// CONV
module  CONV(
	input				clk,
	input				rst_n,
	input 				mode,
	input       		in_valid,
	output reg			out_valid,
	output 		[13:0] 	AWADDR,
	output		 [7:0] 	AWLEN,
	output 				AWVALID,
	input 				AWREADY,
	output reg  [31:0]	WDATA,
	output 				WVALID,
	input 				WREADY,
	output 		[13:0] 	ARADDR,
	output 		 [7:0] 	ARLEN,
	output 				ARVALID,
	input 				ARREADY,
	input		[31:0] 	RDATA,
	input 				RVALID,
	output reg			RREADY
);
clock: 8.0 ns
lec_check: 0
cap_margin: 20
core_margin: 2
core_utilization: 40
gpl_routability_driven: 0
place_density_lb_addon: 0.18
slew_margin: 20
run.sh (not shown) runs the stock make flow with config.mk's settings and CLKGATE_MAP_FILE=.
The starting point went through all stages and came out clean.
Rerun with:
Settings changed: ABC_AREA set to 1, CORE_UTILIZATION 40 to 72, GPL_ROUTABILITY_DRIVEN 0 to unset, PLACE_DENSITY_LB_ADDON 0.18 to unset.
Clock period 8.0 ns to 9.54 ns, I/O delays scaled along.
Hold slack barely changes.
Final area is lower by 4.1%.
Cell count is higher by 2.5%.
Synthesized cell count is higher by 19%.
Worst setup slack improves by 0.47 ns.
Routed wire length is higher by 15%.
Utilization is higher by 33 points.
Rerun with:
Settings changed: CORE_UTILIZATION 72 to 60, CTS_CLUSTER_SIZE set to 95.
Clock period 9.54 ns to 5.17 ns, I/O delays scaled along.
Now the flow finished but fails on negative setup slack.
First-iteration DRC count decreases by 8.4%.
Synthesized cell count does not change.
Rerun with:
Settings changed: ABC_AREA 1 to unset, CORE_UTILIZATION 60 to 40, CTS_CLUSTER_SIZE 95 to unset.
Clock period 5.17 ns to 7.8 ns, I/O delays scaled along.
With this change the flow finished clean. Routed wire length drops by 20%. Synthesized area decreases by 2.6%. Cell area went down by 9.4%.


The RTL this note starts from:
==> flow/design.v <==
module  CONV(
	input				clk,
	input				rst_n,
	input 				mode,
	input       		in_valid,
	output reg			out_valid,
	output 		[13:0] 	AWADDR,
	output		 [7:0] 	AWLEN,
	output 				AWVALID,
	input 				AWREADY,
	output reg  [31:0]	WDATA,
	output 				WVALID,
	input 				WREADY,
	output 		[13:0] 	ARADDR,
	output 		 [7:0] 	ARLEN,
	output 				ARVALID,
	input 				ARREADY,
	input		[31:0] 	RDATA,
	input 				RVALID,
	output reg			RREADY
);
localparam WEIGHT1 	= 20'hABC2E;
localparam WEIGHT2 	= 20'hB52E2;
localparam WEIGHT3 	= 20'hAF5C4;
localparam WEIGHT4 	= 20'hE5518;
localparam WEIGHT5 	= 20'h71650;
localparam WEIGHT6 	= 20'hA938B;
localparam WEIGHT7 	= 20'h5251F;
localparam WEIGHT8 	= 20'h7DFC0;
localparam WEIGHT9 	= 20'hEB885;
localparam BIAS 	= 16'h1310;
localparam IDLE 	= 4'd0;
localparam CONV_K1 	= 4'd1;
localparam CONV_K2 	= 4'd2;
localparam CONV_K3 	= 4'd3;
localparam CONV_K4 	= 4'd4;
localparam CONV_K5 	= 4'd5;
localparam CONV_K6 	= 4'd6;
localparam CONV_K7 	= 4'd7;
localparam CONV_K8 	= 4'd8;
localparam CONV_K9 	= 4'd9;
localparam RELU 	= 4'd10;
localparam MUL 		= 4'd11;
localparam READ 	= 4'd12;
localparam WRITE_L0 = 4'd13;
localparam POOL 	= 4'd14;
localparam WRITE_L1 = 4'd15;
reg  		 [3:0] 	state_r, state_w, state_tmp;
reg  		 [5:0]	cnt_x, cnt_y;
reg					mode_;
wire 			 	is_up, is_down, is_left, is_right;
wire 				skip_mul;
wire 		[11:0] 	P1, P2, P3, P4, P5, P6, P7, P8, P9;
wire 		[15:0]  data_in;
wire 		[19:0] 	weight;
reg  signed	[35:0] 	product;
reg 				mul_fin;
reg  signed [36:0]	conv_result;
wire 		[31:0]	relu_result;
reg 		[31:0] 	max_pool_result;
wire 				update_mp_result;
assign is_up 	= (cnt_y == 6'd0  || (cnt_y == 6'd1  && mode_));
assign is_down 	= (cnt_y == 6'd63 || (cnt_y == 6'd62 && mode_));
assign is_left 	= (cnt_x == 6'd0  || (cnt_x == 6'd1  && mode_));
assign is_right = (cnt_x == 6'd63 || (cnt_x == 6'd62 && mode_));
assign skip_mul   = (state_tmp == CONV_K1 && (is_up || is_left)) 	||
					(state_tmp == CONV_K2 && (is_up))				||
					(state_tmp == CONV_K3 && (is_up || is_right)) 	||
					(state_tmp == CONV_K4 && (is_left))				||
					(state_tmp == CONV_K6 && (is_right)) 			||
					(state_tmp == CONV_K7 && (is_down || is_left)) 	||
					(state_tmp == CONV_K8 && (is_down)) 			||
					(state_tmp == CONV_K9 && (is_down || is_right));
assign P1 = (mode_ == 1'b0) ? {cnt_y, cnt_x} - 7'd65 : {cnt_y, cnt_x} - 8'd130;
assign P2 = (mode_ == 1'b0) ? {cnt_y, cnt_x} - 7'd64 : {cnt_y, cnt_x} - 8'd128;
assign P3 = (mode_ == 1'b0) ? {cnt_y, cnt_x} - 6'd63 : {cnt_y, cnt_x} - 7'd126;
assign P4 = (mode_ == 1'b0) ? {cnt_y, cnt_x} - 1'd1  : {cnt_y, cnt_x} - 2'd2  ;
assign P5 = (mode_ == 1'b0) ? {cnt_y, cnt_x}		 : {cnt_y, cnt_x}         ;
assign P6 = (mode_ == 1'b0) ? {cnt_y, cnt_x} + 1'd1	 : {cnt_y, cnt_x} + 2'd2  ;
assign P7 = (mode_ == 1'b0) ? {cnt_y, cnt_x} + 6'd63 : {cnt_y, cnt_x} + 7'd126;
assign P8 = (mode_ == 1'b0) ? {cnt_y, cnt_x} + 7'd64 : {cnt_y, cnt_x} + 8'd128;
assign P9 = (mode_ == 1'b0) ? {cnt_y, cnt_x} + 7'd65 : {cnt_y, cnt_x} + 8'd130;
assign data_in = RDATA[31:16];
assign weight = (state_tmp == CONV_K1) ? WEIGHT1 :
				(state_tmp == CONV_K2) ? WEIGHT2 :
				(state_tmp == CONV_K3) ? WEIGHT3 :
				(state_tmp == CONV_K4) ? WEIGHT4 :
				(state_tmp == CONV_K5) ? WEIGHT5 :
				(state_tmp == CONV_K6) ? WEIGHT6 :
				(state_tmp == CONV_K7) ? WEIGHT7 :
				(state_tmp == CONV_K8) ? WEIGHT8 :
				(state_tmp == CONV_K9) ? WEIGHT9 : 20'd0;
assign ARADDR = (state_tmp == CONV_K1) ? P1 :
				(state_tmp == CONV_K2) ? P2 :
				(state_tmp == CONV_K3) ? P3 :
				(state_tmp == CONV_K4) ? P4 :
				(state_tmp == CONV_K5) ? P5 :
				(state_tmp == CONV_K6) ? P6 :
				(state_tmp == CONV_K7) ? P7 :
				(state_tmp == CONV_K8) ? P8 :
				(state_tmp == CONV_K9) ? P9 : 14'd0;
assign ARLEN = 8'd0;
assign ARVALID = (state_r == READ) && (~skip_mul) && (state_tmp != RELU);
assign AWADDR = (state_r == POOL) ? {4'b1000, cnt_y[5:1], cnt_x[5:1]} : {1'b1, cnt_y, cnt_x};
assign AWLEN = 8'd0;
assign AWVALID = (state_r == RELU || state_r == POOL);
assign WVALID = (state_r == WRITE_L0 || state_r == WRITE_L1);
assign relu_result = (conv_result[36]) ? 32'd0 : conv_result[31:0];
assign update_mp_result = ((WDATA > max_pool_result) && WVALID);
always @(*) begin
	case(state_r)
		IDLE: 		state_w = (in_valid) ? READ : IDLE;
		READ: 		state_w = (ARREADY && ~skip_mul) ? state_tmp : READ;
		CONV_K1: 	state_w = (skip_mul) ? READ : ((RVALID) ? MUL : CONV_K1); 
		CONV_K2: 	state_w = (skip_mul) ? READ : ((RVALID) ? MUL : CONV_K2);
		CONV_K3: 	state_w = (skip_mul) ? READ : ((RVALID) ? MUL : CONV_K3);
		CONV_K4: 	state_w = (skip_mul) ? READ : ((RVALID) ? MUL : CONV_K4);
		CONV_K5: 	state_w = (skip_mul) ? READ : ((RVALID) ? MUL : CONV_K5);
		CONV_K6: 	state_w = (skip_mul) ? READ : ((RVALID) ? MUL : CONV_K6);
		CONV_K7: 	state_w = (skip_mul) ? READ : ((RVALID) ? MUL : CONV_K7);
		CONV_K8: 	state_w = (skip_mul) ? READ : ((RVALID) ? MUL : CONV_K8);
		CONV_K9: 	state_w = (skip_mul) ? RELU : ((RVALID) ? MUL : CONV_K9);
		MUL: 		state_w = (state_tmp == CONV_K9) ? RELU : READ;
		RELU: 		state_w = (AWREADY) ? WRITE_L0 : RELU;
		WRITE_L0: 	state_w = (WREADY) ? ((cnt_x[0] && cnt_y[0]) ? POOL : READ) : WRITE_L0;
		POOL: 		state_w = (AWREADY) ? WRITE_L1 : POOL;
		WRITE_L1: 	state_w = (WREADY) ? ((cnt_x[5:1] == 5'd31 && cnt_y[5:1] == 5'd31) ? IDLE : READ) : WRITE_L1;
	endcase
end
always @(posedge clk or negedge rst_n) begin
	if (!rst_n)	state_r <= IDLE;
	else 		state_r <= state_w;
end
always @(posedge clk or negedge rst_n) begin
	if (!rst_n)								state_tmp <= CONV_K1;
	else if (state_r == RELU)				state_tmp <= CONV_K1;
	else if (state_r == MUL) 				state_tmp <= state_tmp + 4'd1;
	else if (state_r == READ && skip_mul) 	state_tmp <= state_tmp + 4'd1;
end
always @(posedge clk or negedge rst_n) begin
	if (!rst_n)	begin
		cnt_x <= 6'd0;
		cnt_y <= 6'd0;
	end
	else if (state_r == WRITE_L0 && WREADY) begin
		cnt_x <= {cnt_x[5:1], cnt_x[0] + 1'd1};
		cnt_y <= (cnt_x[0]) ? {cnt_y[5:1], cnt_y[0] + 1'd1} : cnt_y;
	end
	else if (state_r == WRITE_L1 && WREADY) begin
		cnt_x <= {cnt_x[5:1] + 5'd1, cnt_x[0]};
		cnt_y <= (cnt_x[5:1] == 5'd31) ? {cnt_y[5:1] + 1'd1, cnt_y[0]} : cnt_y;
	end
end
always @(posedge clk or negedge rst_n) begin
	if (!rst_n)			RREADY <= 1'b0;
	else if (ARVALID)	RREADY <= 1'b1;
	else if (RVALID) 	RREADY <= 1'b0;
end
always @(posedge clk or negedge rst_n) begin
	if (!rst_n)					product <= 36'd0;
	else if (state_w == MUL)	product <= $signed(data_in) * $signed(weight);
end
always @(posedge clk or negedge rst_n) begin
	if (!rst_n)					mul_fin <= 1'b0;
	else if (state_w == MUL) 	mul_fin <= 1'b1;
	else 						mul_fin <= 1'b0;
end
always @(posedge clk or negedge rst_n) begin
	if (!rst_n)					conv_result <= BIAS;
	else if (WVALID && WREADY) 	conv_result <= BIAS;
	else if (mul_fin) 			conv_result <= conv_result + product;
end
always @(posedge clk or negedge rst_n) begin
	if (!rst_n)								max_pool_result <= 32'd0;
	else if (state_r == WRITE_L1 && WREADY) max_pool_result <= 32'd0;
	else if (update_mp_result) 				max_pool_result <= WDATA;
end
always @(posedge clk or negedge rst_n) begin
	if (!rst_n)						WDATA <= 32'd0;
	else if (state_w == WRITE_L0)	WDATA <= relu_result;
	else if (state_w == WRITE_L1)	WDATA <= max_pool_result;
	else 							WDATA <= WDATA;
end
always @(posedge clk or negedge rst_n) begin
	if (!rst_n)							out_valid <= 1'b0;
	else if (WREADY && state_w == IDLE) out_valid <= 1'b1;
	else 								out_valid <= 1'b0;
end
always @(posedge clk or negedge rst_n) begin
	if (!rst_n)			mode_ <= 1'b0;
	else if (in_valid) 	mode_ <= mode;
	else 				mode_ <= mode_;
end
endmodule
Settings: LEC_CHECK=0, ABC_AREA=0, CAP_MARGIN=15, CELL_PAD_IN_SITES_DETAIL_PLACEMENT=2, CORE_ASPECT_RATIO=0.52, CORE_MARGIN=2, CORE_UTILIZATION=26, CTS_CLUSTER_DIAMETER=335, GPL_ROUTABILITY_DRIVEN=1, HOLD_SLACK_MARGIN=0.07, MAX_ROUTING_LAYER=met4, MIN_ROUTING_LAYER=met1, PLACE_DENSITY_LB_ADDON=0.27, SETUP_SLACK_MARGIN=0.73, SLEW_MARGIN=20; clock period 12.4 ns.
Change:
Settings changed: CAP_MARGIN 15 to 0, CORE_ASPECT_RATIO 0.52 to default, CTS_CLUSTER_DIAMETER 335 to 99, HOLD_SLACK_MARGIN 0.07 to default, MAX_ROUTING_LAYER met4 to default, MIN_ROUTING_LAYER met1 to met2.
=> Die area stays flat. Maximum frequency drops slightly. Critical path depth does not change. Design area fell slightly. First-iteration DRC count rose to 3.1 times its value. Setup slack got worse by 0.10 ns. Non-clock buffer count drops by 2. Flip-flop count does not change. Worst hold slack is about the same.
